==> inputs of try-nickel <==
// bitcruncher_dp
module bitcruncher_dp(
    input         clk,
    input         rst_n,
    input  [21:0] ctrl,             
    input  [15:0] MBR_in_memory,
    output [7:0]  MAR_out_memory,
    output [15:0] MBR_out_memory,
    output [7:0]  IR_out,
    output [3:0]  ALUflags
    );
Settings: LEC_CHECK=0, ABC_AREA=1, CAP_MARGIN=40, CORE_ASPECT_RATIO=0.5, CORE_MARGIN=2, CORE_UTILIZATION=21, CTS_CLUSTER_DIAMETER=101, CTS_CLUSTER_SIZE=95, GPL_ROUTABILITY_DRIVEN=0, HOLD_SLACK_MARGIN=0.28, PLACE_DENSITY=0.79, SLEW_MARGIN=5, TNS_END_PERCENT=10; clock period 27.1 ns.
run.sh (not shown) runs the stock make flow with config.mk's settings and CLKGATE_MAP_FILE=.
==> try-garnet: changes against try-nickel <==
Settings changed: CAP_MARGIN 40 to 20, CORE_UTILIZATION 21 to 69, CTS_CLUSTER_DIAMETER 101 to 107, CTS_CLUSTER_SIZE 95 to 98, HOLD_SLACK_MARGIN 0.28 to 0.27, PLACE_DENSITY 0.79 to 0.42, SLEW_MARGIN 5 to 20, TNS_END_PERCENT 10 to 25.
==> flow/constraint.sdc (replaced) <==
create_clock -name core_clock -period 40.0 [get_ports {clk}]
set_input_delay 8.0000 -clock core_clock [delete_from_list [all_inputs] [get_ports {clk}]]
set_output_delay 8.0000 -clock core_clock [all_outputs]
set_load 0.01 [all_outputs]
==> try-violet: changes against try-nickel <==
Settings changed: ABC_AREA 1 to not set, CORE_ASPECT_RATIO 0.5 to not set, CORE_UTILIZATION 21 to 68, CTS_CLUSTER_DIAMETER 101 to 27, CTS_CLUSTER_SIZE 95 to 24, GPL_ROUTABILITY_DRIVEN 0 to 1, HOLD_SLACK_MARGIN 0.28 to not set, MAX_ROUTING_LAYER set to met4, PLACE_DENSITY 0.79 to not set, SETUP_SLACK_MARGIN set to 2.29, SLEW_MARGIN 5 to 20, TNS_END_PERCENT 10 to 75.
==> try-ember: changes against try-nickel <==
Settings changed: CAP_MARGIN 40 to 20, CORE_ASPECT_RATIO 0.5 to not set, CORE_UTILIZATION 21 to 66, CTS_CLUSTER_DIAMETER 101 to 166, CTS_CLUSTER_SIZE 95 to 99, GPL_ROUTABILITY_DRIVEN 0 to not set, HOLD_SLACK_MARGIN 0.28 to not set, PLACE_DENSITY 0.79 to 0.42, SETUP_SLACK_MARGIN set to 2.59, SLEW_MARGIN 5 to 20.
==> flow/constraint.sdc (replaced) <==
create_clock -name core_clock -period 19.9 [get_ports {clk}]
set_input_delay 3.9800 -clock core_clock [delete_from_list [all_inputs] [get_ports {clk}]]
set_output_delay 3.9800 -clock core_clock [all_outputs]
set_load 0.01 [all_outputs]
==> reports/metrics.cfg <==
[run_status]
outcome = finished clean

[logic_synthesis]
yosys-top-cells-count = 762 x nand2_1, 689 x inv_1, 271 x ha_1, 264 x fa_1, 170 x a21oi_1
netlist_area_um2 = 24000
synthXorXnorAreaFrac_pct = 5.04

[cells_and_area]
area_growth_pct = 5.63

[routing]
vias = 22652

Source of the figures above: try-garnet

==> reports/metrics.cfg <==
[sta]
finalWorstSetupSlack_ns = -1.18
finalSetupViolations = 2

[run_status]
outcome = complete, but fails checks
check.faults = setup timing

[logic_synthesis]
synthXorXnorAreaFrac_pct = 4.38

Source of the figures above: try-violet

==> reports/metrics.cfg <==
[run_status]
outcome = stopped before the end
stop_stage = 5_1_grt
first-error = [ERROR GRT-0232] Routing congestion too high. Check the congestion heatmap in the GUI.

[logic_synthesis]
synth.top_cell.area_share_pct = 22.0
netlist_area_um2 = 24000
yosys-top-cells-count = 762 x nand2_1, 689 x inv_1, 271 x ha_1, 264 x fa_1, 170 x a21oi_1
ff_type = dfrtp_1
synthXorXnorAreaFrac_pct = 5.04

[place]
gp_congestion = 1.03

Source of the figures above: try-ember

==> reports/metrics.cfg <==
[run_status]
outcome = finished clean

[routing]
vias = 22633

[logic_synthesis]
yosys-top-cells-count = 762 x nand2_1, 689 x inv_1, 271 x ha_1, 264 x fa_1, 170 x a21oi_1
synth_area_per_cell_um2 = 7.15
netlist_area_um2 = 24000
ys_area_um2 = 24000

[die]
pin_count = 76

[cells_and_area]
area_growth_pct = 12.4
nClkBuffers = 9

Source of the figures above: try-nickel


==> run D: inputs <==
==> flow/design.v <==
`timescale 1ns / 1ps
module ALU_ACC(
    input         clk,
    input         rst_n,
    input         C8,     
    input         C9,     
    input         C13,    
    input         C15,    
    input         C16,    
    input         C17,    
    input         C18,    
    input         C19,    
    input         C20,    
    input         C21,    
    input  [15:0] BR_out,
    output [15:0] ALU_out,
    output reg [3:0] ALUflags  
    );
    reg [15:0] ACC;
    assign ALU_out = ACC;
    wire signed [15:0] sACC = ACC;
    wire signed [15:0] sBR  = BR_out;
    wire signed [31:0] prod = sACC * sBR;
    wire [16:0] sum  = {1'b0, ACC} + {1'b0, BR_out};
    wire [16:0] diff = {1'b0, ACC} - {1'b0, BR_out};
    wire [15:0] quot = (BR_out == 16'b0) ? 16'hFFFF : ACC / BR_out;
    reg  [15:0] res;
    always @(*) begin
        if (C17)      res = ACC >> 1;
        else if (C18) res = ACC << 1;
        else if (C19) res = ACC & BR_out;
        else if (C20) res = ACC | BR_out;
        else          res = ~ACC;
    end
    always @(posedge clk or negedge rst_n) begin
        if (!rst_n) begin
            ACC      <= 16'b0;
            ALUflags <= 4'b0;
        end
        else begin
            if (C8) begin
                ACC      <= 16'b0;
                ALUflags <= {1'b1, 3'b0};
            end
            else if (C9) begin
                ACC <= sum[15:0];
                ALUflags[3] <= (sum[15:0] == 16'b0);
                ALUflags[2] <= sum[16];
                ALUflags[1] <= (ACC[15] == BR_out[15]) && (sum[15] != ACC[15]);
                ALUflags[0] <= sum[15];
            end
            else if (C13) begin
                ACC <= diff[15:0];
                ALUflags[3] <= (diff[15:0] == 16'b0);
                ALUflags[2] <= (ACC < BR_out);
                ALUflags[1] <= (ACC[15] != BR_out[15]) && (diff[15] != ACC[15]);
                ALUflags[0] <= diff[15];
            end
            else if (C15) begin
                ACC <= prod[15:0];
                ALUflags[3] <= (prod[15:0] == 16'b0);
                ALUflags[2] <= 1'b0;
                ALUflags[1] <= (prod[31:16] != {16{prod[15]}});
                ALUflags[0] <= prod[15];
            end
            else if (C16) begin
                ACC <= quot;
                ALUflags[3] <= (quot == 16'b0);
                ALUflags[2] <= 1'b0;
                ALUflags[1] <= 1'b0;
                ALUflags[0] <= quot[15];
            end
            else if (C17 | C18 | C19 | C20 | C21) begin
                ACC <= res;
                ALUflags[3] <= (res == 16'b0);
                ALUflags[2] <= 1'b0;
                ALUflags[1] <= 1'b0;
                ALUflags[0] <= res[15];
            end
        end
    end
endmodule
`timescale 1ns / 1ps
    module BR(
    input clk,
    input rst_n,
    input C7,
    input [15:0] MBR_out,
    output [15:0] BR_out
    );
    reg [15:0] BRr;
    assign BR_out = BRr;
    always@(posedge clk or negedge rst_n) begin
        if(!rst_n) begin
            BRr <= 16'b0;
        end
        else begin
            if(C7) begin
                BRr <= MBR_out;  
            end
            else begin
                BRr <= BRr;
            end
        end
    end
endmodule
`timescale 1ns / 1ps
module IR(
    input clk,
    input rst_n,
    input C4,
    input [15:0] MBR_out,
    output [7:0] IR_out
    );
    reg [7:0] IRr;
    assign IR_out = IRr;
    always@(posedge clk or negedge rst_n) begin
        if(!rst_n) begin
            IRr <= 8'b0;
        end
        else begin
            if(C4) begin
                IRr <= MBR_out[15:8];
            end
            else begin
                IRr <= IRr;
            end
        end
    end
endmodule
`timescale 1ns / 1ps
module MAR(
    input clk,
    input rst_n,
    input C5,
    input C10,
    input [15:0] MBR_out,
    input [7:0] PC_out,
    output [7:0] MAR_out_memory
    );
    reg [7:0] MARr;
    assign MAR_out_memory = MARr;
    always@(posedge clk or negedge rst_n) begin
        if(!rst_n) begin
            MARr <= 8'b0;
        end
        else begin
            if(C5) begin
                MARr <= MBR_out[7:0];
            end
            else if(C10) begin
                MARr <= PC_out;
            end
            else begin
                MARr <= MARr;
            end
        end
    end
endmodule
`timescale 1ns / 1ps
module MBR(
    input clk,
    input rst_n,
    input C3,
    input C11,
    input C12,
    input [15:0] ALU_out,
    input [15:0] MBR_in_memory,
    output [15:0] MBR_out,
    output reg [15:0] MBR_out_memory
    );
    reg [15:0] MBRr;
    assign MBR_out = MBRr;
    always@(posedge clk or negedge rst_n) begin
        if(!rst_n) begin
            MBRr <= 16'b0;
        end
        else begin
            if(C3) begin
                MBRr <= MBR_in_memory;
            end
            else if(C12) begin
                MBRr <= ALU_out;
            end
            else begin
                MBRr <= MBRr;
            end
            if(C11) begin
                MBR_out_memory <= MBRr;
            end
        end
    end
endmodule
`timescale 1ns / 1ps
module PC(
    input clk,
    input rst_n,
    input C6,
    input C14,
    input [15:0] MBR_out,
    output [7:0] PC_out
    );
    reg [7:0] PCr;
    assign PC_out = PCr;
    always@(posedge clk or negedge rst_n) begin
        if(!rst_n) begin
            PCr <= 8'b0;
        end
        else begin
            if(C14) begin
                PCr <= MBR_out[15:8];  
            end
            else if(C6) begin
                PCr <= PCr + 1'b1;  
            end
            else begin
                PCr <= PCr;
            end
        end
    end
endmodule
`timescale 1ns / 1ps
module bitcruncher_dp(
    input         clk,
    input         rst_n,
    input  [21:0] ctrl,             
    input  [15:0] MBR_in_memory,
    output [7:0]  MAR_out_memory,
    output [15:0] MBR_out_memory,
    output [7:0]  IR_out,
    output [3:0]  ALUflags
    );
    wire [21:0] Control_Signals = ctrl;
    wire [15:0] MBR_out;
    wire [15:0] BR_out;
    wire [15:0] ALU_out;
    wire [7:0]  PC_out;
    MAR u_MAR(
    .clk     ( clk     ),
    .rst_n   ( rst_n   ),
    .C5      ( Control_Signals[5]  ),
    .C10     ( Control_Signals[10] ),
    .MBR_out ( MBR_out ),
    .PC_out  ( PC_out  ),
    .MAR_out_memory ( MAR_out_memory )
    );
    MBR u_MBR(
    .clk           ( clk           ),
    .rst_n         ( rst_n         ),
    .C3            ( Control_Signals[3]  ),
    .C11           ( Control_Signals[11] ),
    .C12           ( Control_Signals[12] ),
    .ALU_out       ( ALU_out       ),
    .MBR_in_memory ( MBR_in_memory ),
    .MBR_out       ( MBR_out       ),
    .MBR_out_memory ( MBR_out_memory )
    );
    ALU_ACC u_ALU_ACC(
    .clk     ( clk     ),
    .rst_n   ( rst_n   ),
    .C8      ( Control_Signals[8]  ),
    .C9      ( Control_Signals[9]  ),
    .C13     ( Control_Signals[13] ),
    .C15     ( Control_Signals[15] ),
    .C16     ( Control_Signals[16] ),
    .C17     ( Control_Signals[17] ),
    .C18     ( Control_Signals[18] ),
    .C19     ( Control_Signals[19] ),
    .C20     ( Control_Signals[20] ),
    .C21     ( Control_Signals[21] ),
    .BR_out  ( BR_out  ),
    .ALU_out ( ALU_out ),
    .ALUflags ( ALUflags )
    );
    PC u_PC(
    .clk     ( clk     ),
    .rst_n   ( rst_n   ),
    .C6      ( Control_Signals[6]  ),
    .C14     ( Control_Signals[14] ),
    .MBR_out ( MBR_out ),
    .PC_out  ( PC_out  )
    );
    IR u_IR(
    .clk     ( clk     ),
    .rst_n   ( rst_n   ),
    .C4      ( Control_Signals[4] ),
    .MBR_out ( MBR_out ),
    .IR_out  ( IR_out  )
    );
    BR u_BR(
    .clk     ( clk     ),
    .rst_n   ( rst_n   ),
    .C7      ( Control_Signals[7] ),
    .MBR_out ( MBR_out ),
    .BR_out  ( BR_out  )
    );
endmodule
==> flow/run.sh <==
#!/bin/bash
# the make line also repeats each setting of config.mk as NAME=value (left out here)
make -C /OpenROAD-flow-scripts/flow DESIGN_CONFIG=/design/flow/config.mk WORK_HOME=/design/flow/orfs CLKGATE_MAP_FILE= finish
==> flow/config.mk <==
export PLATFORM = sky130hd
export DESIGN_NAME = bitcruncher_dp
export DESIGN_NICKNAME = bitcruncher_dp
export VERILOG_FILES = /design/flow/design.v
export SDC_FILE = /design/flow/constraint.sdc
export NUM_CORES = 4
export LEC_CHECK = 0
export CAP_MARGIN = 15
export CORE_MARGIN = 2
export CORE_UTILIZATION = 66
export CTS_CLUSTER_SIZE = 39
export GPL_ROUTABILITY_DRIVEN = 1
export MAX_ROUTING_LAYER = met4
export SETUP_SLACK_MARGIN = 3.35
export SLEW_MARGIN = 20
export TNS_END_PERCENT = 75
==> flow/constraint.sdc <==
create_clock -name core_clock -period 23.7 [get_ports {clk}]
set_input_delay 4.7400 -clock core_clock [delete_from_list [all_inputs] [get_ports {clk}]]
set_output_delay 4.7400 -clock core_clock [all_outputs]
set_load 0.01 [all_outputs]
==> run X: changes against run D <==
Settings changed: CAP_MARGIN 15 to 20, CORE_UTILIZATION 66 to 40, CTS_CLUSTER_SIZE 39 to unset, GPL_ROUTABILITY_DRIVEN 1 to unset, MAX_ROUTING_LAYER met4 to unset, SETUP_SLACK_MARGIN 3.35 to unset, TNS_END_PERCENT 75 to unset.
==> flow/constraint.sdc (replaced) <==
create_clock -name core_clock -period 35.5 [get_ports {clk}]
set_input_delay 7.1000 -clock core_clock [delete_from_list [all_inputs] [get_ports {clk}]]
set_output_delay 7.1000 -clock core_clock [all_outputs]
set_load 0.01 [all_outputs]
==> results <==
Run X ran to the end with no violations. Run D ended with an error in 5_1_grt, error GRT-0232. Against run D, the die size of run X is larger by about 60%. In synthesized cell count, run X and run D do not differ. In synthesized area, run X and run D do not differ.
